==> run M <==
==> flow/design.v <==
module s_box (
    input [3:0] i_sb, output [3:0] o_sb
);
    assign o_sb[0] = (!i_sb[3]&!i_sb[2]&i_sb[1]) | (!i_sb[2]&i_sb[1]&i_sb[0]) 
    | (!i_sb[3]&i_sb[2]&!i_sb[1]) | (i_sb[2]&!i_sb[1]&i_sb[0]) | 
    (i_sb[3]&!i_sb[2]&!i_sb[1]&!i_sb[0]) | (i_sb[3]&i_sb[2]&i_sb[1]&!i_sb[0]);
    assign o_sb[1] = (!i_sb[3]&!i_sb[2]&!i_sb[0]) | (!i_sb[3]&!i_sb[1]&!i_sb[0]) | (i_sb[2]&i_sb[1]&i_sb[0]) 
| (i_sb[3]&!i_sb[2]&i_sb[0]) | (i_sb[3]&i_sb[2]&i_sb[1]);
    assign o_sb[2] = (!i_sb[3]&!i_sb[2]&!i_sb[1]) | (!i_sb[2]&!i_sb[1]&!i_sb[0]) | (!i_sb[3]&i_sb[2]&!i_sb[0]) 
| (i_sb[3]&i_sb[1]&i_sb[0]) | (i_sb[3]&i_sb[2]&i_sb[0]);
    assign o_sb[3] = (!i_sb[3]&!i_sb[2]&!i_sb[0]) | (!i_sb[3]&i_sb[1]&!i_sb[0]) | (!i_sb[3]&i_sb[2]&i_sb[0]) 
| (i_sb[3]&!i_sb[1]&!i_sb[0]) | (i_sb[3]&!i_sb[2]&i_sb[1]&i_sb[0]);
endmodule
module block_shuffle (
    input [15:0] i_bs, output [15:0] o_bs
);
    assign o_bs = {i_bs[7:4], i_bs[3:0], i_bs[15:12], i_bs[11:8]};
endmodule
module round_permutation #(
    parameter [5:0] shift = 5'b0000,
    parameter [7:0] data_length = 8'd16
)(
    input [data_length - 1:0] i_rp,  output [data_length - 1:0] o_rp
); 
assign o_rp = (i_rp << shift) | (i_rp >> (data_length - shift));
endmodule
module key_scheduler (
    input clk, rst, input [4:0] round_counter, input [79:0] i_ks_oldkey, output [79:0] o_ks_newkey 
);
    wire [79:0] level_shift;
    wire [79:0] level_sbox;
    wire [4:0] xor_rc;
    round_permutation #(.shift(13), .data_length(80)) rp (.i_rp(i_ks_oldkey), .o_rp(level_shift));
    s_box sb(.i_sb(level_shift[3:0]), .o_sb(level_sbox[3:0]));
    assign level_sbox[79:4] = level_shift[79:4];
    assign xor_rc = level_sbox[63:59]^(round_counter -1);
    assign o_ks_newkey = {level_sbox[79:64], xor_rc, level_sbox[58:0]};
endmodule
module dec_s_box (
    input [3:0] i_sb, output reg [3:0] o_sb 
);
    always @(*) begin
        case(i_sb)
        4'h0: o_sb = 4'hA;
        4'h1: o_sb = 4'h3;
        4'h2: o_sb = 4'h9;
        4'h3: o_sb = 4'hE;
        4'h4: o_sb = 4'h1;
        4'h5: o_sb = 4'hD;
        4'h6: o_sb = 4'hF;
        4'h7: o_sb = 4'h4;
        4'h8: o_sb = 4'hC;
        4'h9: o_sb = 4'h5;
        4'hA: o_sb = 4'h7;
        4'hB: o_sb = 4'h2;
        4'hC: o_sb = 4'h6;
        4'hD: o_sb = 4'h8;
        4'hE: o_sb = 4'h0;
        4'hF: o_sb = 4'hB;
        endcase
    end
endmodule
module dec_block_shuffle (
    input [15:0] i_bs, output [15:0] o_bs
);
    block_shuffle bs (i_bs, o_bs);
endmodule
module dec_round_permutation #(
    parameter [5:0] shift = 5'b0000,
    parameter [7:0] data_length = 8'd16
)(
    input [data_length - 1:0] i_rp,  output [data_length - 1:0] o_rp
); 
    assign o_rp = (i_rp >> shift) | (i_rp << (data_length - shift));
endmodule
module dec_XOR_layer (
    input [63:0] i_xor, output [63:0] o_xor
);
    assign o_xor = {(i_xor[63:48]^i_xor[47:32]), (i_xor[47:32]^i_xor[31:16]^i_xor[15:0]),(i_xor[63:48]^i_xor[47:32]^i_xor[31:16]), (i_xor[31:16]^i_xor[15:0])};
endmodule
module dec_permutation_layer (
    input [63:0] i_pl, output [63:0] o_pl
);
    wire [63:0] rp2bs;
    wire [63:0] xor2rp;
    dec_XOR_layer xl(.i_xor(i_pl), .o_xor(xor2rp));
            dec_round_permutation #(.shift(1), .data_length(16)) rp0(.i_rp(xor2rp[(16*0 + 15):16*0]), .o_rp(rp2bs[15:0]));
            dec_round_permutation #(.shift(4), .data_length(16)) rp1(.i_rp(xor2rp[(16*1 + 15):16*1]), .o_rp(rp2bs[(16 + 15):16*1]));
            dec_round_permutation #(.shift(7), .data_length(16)) rp2(.i_rp(xor2rp[(16*2 + 15):16*2]), .o_rp(rp2bs[(16*2 + 15):16*2]));
            dec_round_permutation #(.shift(9), .data_length(16)) rp3(.i_rp(xor2rp[(16*3 + 15):16*3]), .o_rp(rp2bs[(16*3 + 15):16*3]));
    genvar i;
    generate
        for (i = 0; i < 4; i = i +1 ) begin
            dec_block_shuffle bs(.i_bs(rp2bs[(16*i + 15):16*i]), .o_bs(o_pl[(16*i + 15):16*i]));
        end
    endgenerate
endmodule
module dec_add_round_key (
    input [63:0] i_ark_cipher, input [63:0] i_ark_key,
    output [63:0] o_ark_msg
);
    wire [63:0] sb2xor;
    wire [63:0] pl2sb;
    dec_permutation_layer pl(.i_pl(i_ark_cipher), .o_pl(pl2sb));
    genvar j;
    generate    
    for(j=0; j < 16; j = j + 1) begin
            dec_s_box sb(.i_sb(pl2sb[(4*j + 3):4*j]), .o_sb(sb2xor[(4*j + 3):4*j]));
        end
    endgenerate
    assign o_ark_msg = i_ark_key ^ sb2xor;
endmodule
module dec_key_scheduler (
    input clk, rst, input [4:0] round_counter, input [79:0] i_ks_oldkey, output [79:0] o_ks_newkey 
);
    wire [79:0] level_shift;
    wire [79:0] level_sbox;
    wire [4:0] xor_rc;
    assign {level_sbox[79:64], xor_rc, level_sbox[58:0]} = i_ks_oldkey;
    assign level_sbox[63:59] = xor_rc ^(round_counter -1);
    assign level_shift[79:4] = level_sbox[79:4];
    dec_s_box sb(.i_sb(level_sbox[3:0]), .o_sb(level_shift[3:0]));
    dec_round_permutation #(.shift(13), .data_length(80)) rp (.i_rp(level_shift), .o_rp(o_ks_newkey));
endmodule
module boron_dec (
    input  clk, rst, start, input [63:0] plain_text, input [79:0] master_key,
    output reg done, output reg [63:0] cipher_text
);
    parameter IDLE = 3'b000, KEYGEN = 3'b011, ROUND = 3'b001;
    reg [2:0] reg_sm_main;
    reg [4:0] reg_round_counter;
    reg [63:0] reg_plaintext;
    wire [63:0] reg_nextplaintext;
    reg [79:0] reg_key;
    wire [79:0] reg_nextkey, dec_reg_nextkey;
    key_scheduler ks(.clk(clk), .rst(rst), .round_counter(reg_round_counter), .i_ks_oldkey(reg_key), .o_ks_newkey(reg_nextkey));
    dec_key_scheduler dks(.clk(clk), .rst(rst), .round_counter(reg_round_counter), .i_ks_oldkey(reg_key), .o_ks_newkey(dec_reg_nextkey));
    dec_add_round_key ark(.i_ark_cipher(reg_plaintext), .i_ark_key(dec_reg_nextkey[63:0]), .o_ark_msg(reg_nextplaintext));
    always @(posedge clk ) begin
        if(!rst) begin
            reg_sm_main <= IDLE;
            done <= 1'b0;
        end
        else begin
            done <= 1'b0;
            case (reg_sm_main)
                IDLE:  
                    if(start) begin
                        reg_plaintext <= plain_text;
                        reg_key <= master_key;
                        reg_sm_main <= KEYGEN;
                        reg_round_counter <= 5'd1;
                    end
                    else
                        reg_sm_main <= IDLE;
                KEYGEN:
                    if(reg_round_counter < 25) begin
                        reg_key <= reg_nextkey;
                        reg_round_counter <= reg_round_counter + 1;
                        reg_sm_main <= KEYGEN;
                    end else begin
                        reg_sm_main <= ROUND;
                        reg_plaintext <= (reg_nextkey[63:0] ^ reg_plaintext);
                        reg_key <= reg_nextkey;
                    end
                ROUND:
                    if(reg_round_counter > 1) begin
                        reg_plaintext <= reg_nextplaintext;
                        reg_key <= dec_reg_nextkey;
                        reg_round_counter <= reg_round_counter - 1;
                        reg_sm_main <= ROUND;
                    end
                    else begin
                        cipher_text <= reg_nextplaintext;
                        done <= 1'b1;
                        reg_sm_main <= IDLE;
                    end
                default:
                    reg_sm_main <= IDLE;
            endcase
        end
    end
endmodule
==> flow/run.sh <==
#!/bin/bash
# the make line also repeats each setting of config.mk as NAME=value (left out here)
make -C /OpenROAD-flow-scripts/flow DESIGN_CONFIG=/design/flow/config.mk WORK_HOME=/design/flow/orfs CLKGATE_MAP_FILE= finish
==> flow/config.mk <==
export PLATFORM = sky130hd
export DESIGN_NAME = boron_dec
export DESIGN_NICKNAME = boron_dec
export VERILOG_FILES = /design/flow/design.v
export SDC_FILE = /design/flow/constraint.sdc
export NUM_CORES = 4
export LEC_CHECK = 0
export ABC_AREA = 0
export CAP_MARGIN = 20
export CORE_ASPECT_RATIO = 1.79
export CORE_MARGIN = 2
export CORE_UTILIZATION = 72
export CTS_CLUSTER_DIAMETER = 170
export CTS_CLUSTER_SIZE = 40
export GPL_ROUTABILITY_DRIVEN = 0
export GPL_TIMING_DRIVEN = 1
export MAX_ROUTING_LAYER = met5
export PLACE_DENSITY = 0.64
export SETUP_SLACK_MARGIN = 0.43
export SLEW_MARGIN = 20
export TNS_END_PERCENT = 50
==> flow/constraint.sdc <==
create_clock -name core_clock -period 1.22 [get_ports {clk}]
set_input_delay 0.2440 -clock core_clock [delete_from_list [all_inputs] [get_ports {clk}]]
set_output_delay 0.2440 -clock core_clock [all_outputs]
set_load 0.01 [all_outputs]
==> run Y (differences from run M) <==
ABC_AREA = not set   (was 0)
CORE_ASPECT_RATIO = not set   (was 1.79)
CORE_UTILIZATION = 57   (was 72)
CTS_CLUSTER_DIAMETER = not set   (was 170)
CTS_CLUSTER_SIZE = 41   (was 40)
GPL_ROUTABILITY_DRIVEN = not set   (was 0)
GPL_TIMING_DRIVEN = not set   (was 1)
HOLD_SLACK_MARGIN = 0.24   (was not set)
MAX_ROUTING_LAYER = not set   (was met5)
PLACE_DENSITY = not set   (was 0.64)
SETUP_SLACK_MARGIN = not set   (was 0.43)
TNS_END_PERCENT = not set   (was 50)
==> flow/constraint.sdc (replaced) <==
create_clock -name core_clock -period 1.87 [get_ports {clk}]
set_input_delay 0.3740 -clock core_clock [delete_from_list [all_inputs] [get_ports {clk}]]
set_output_delay 0.3740 -clock core_clock [all_outputs]
set_load 0.01 [all_outputs]
==> flow_metrics.py <==
# Generated from Yosys and OpenROAD reports
metrics = {
    "outcome": {
        "outcome": "stopped before the end",
        "tool.error": "[ERROR DPL-0033] detailed placement checks failed during check placement.",
        "stop_stage": "detailed placement (3_5_place_dp)",
    },
    "floorplan": {
        "num_rows": 70,
        "die_w_um": 111,
        "die-height_um": 196,
        "fp_util_pct": 72.9,
        "die_area_um2": 21700,
    },
    "synth": {
        "synth-seq-cells": 221,
        "adder_share_pct": 10.3,
    },
}
# the run above: run M

==> flow_metrics.py <==
# Generated from Yosys and OpenROAD reports
metrics = {
    "synth": {
        "adder_share_pct": 10.3,
        "synth-seq-cells": 221,
    },
    "outcome": {
        "tool.error": "[ERROR GRT-0232] Routing congestion too high. Check the congestion heatmap in the GUI.",
        "outcome": "stopped before the end",
        "stop_stage": "global routing (5_1_grt)",
    },
    "floorplan": {
        "die-height_um": 165,
        "die_area_um2": 27200,
    },
}
# the run above: run Y

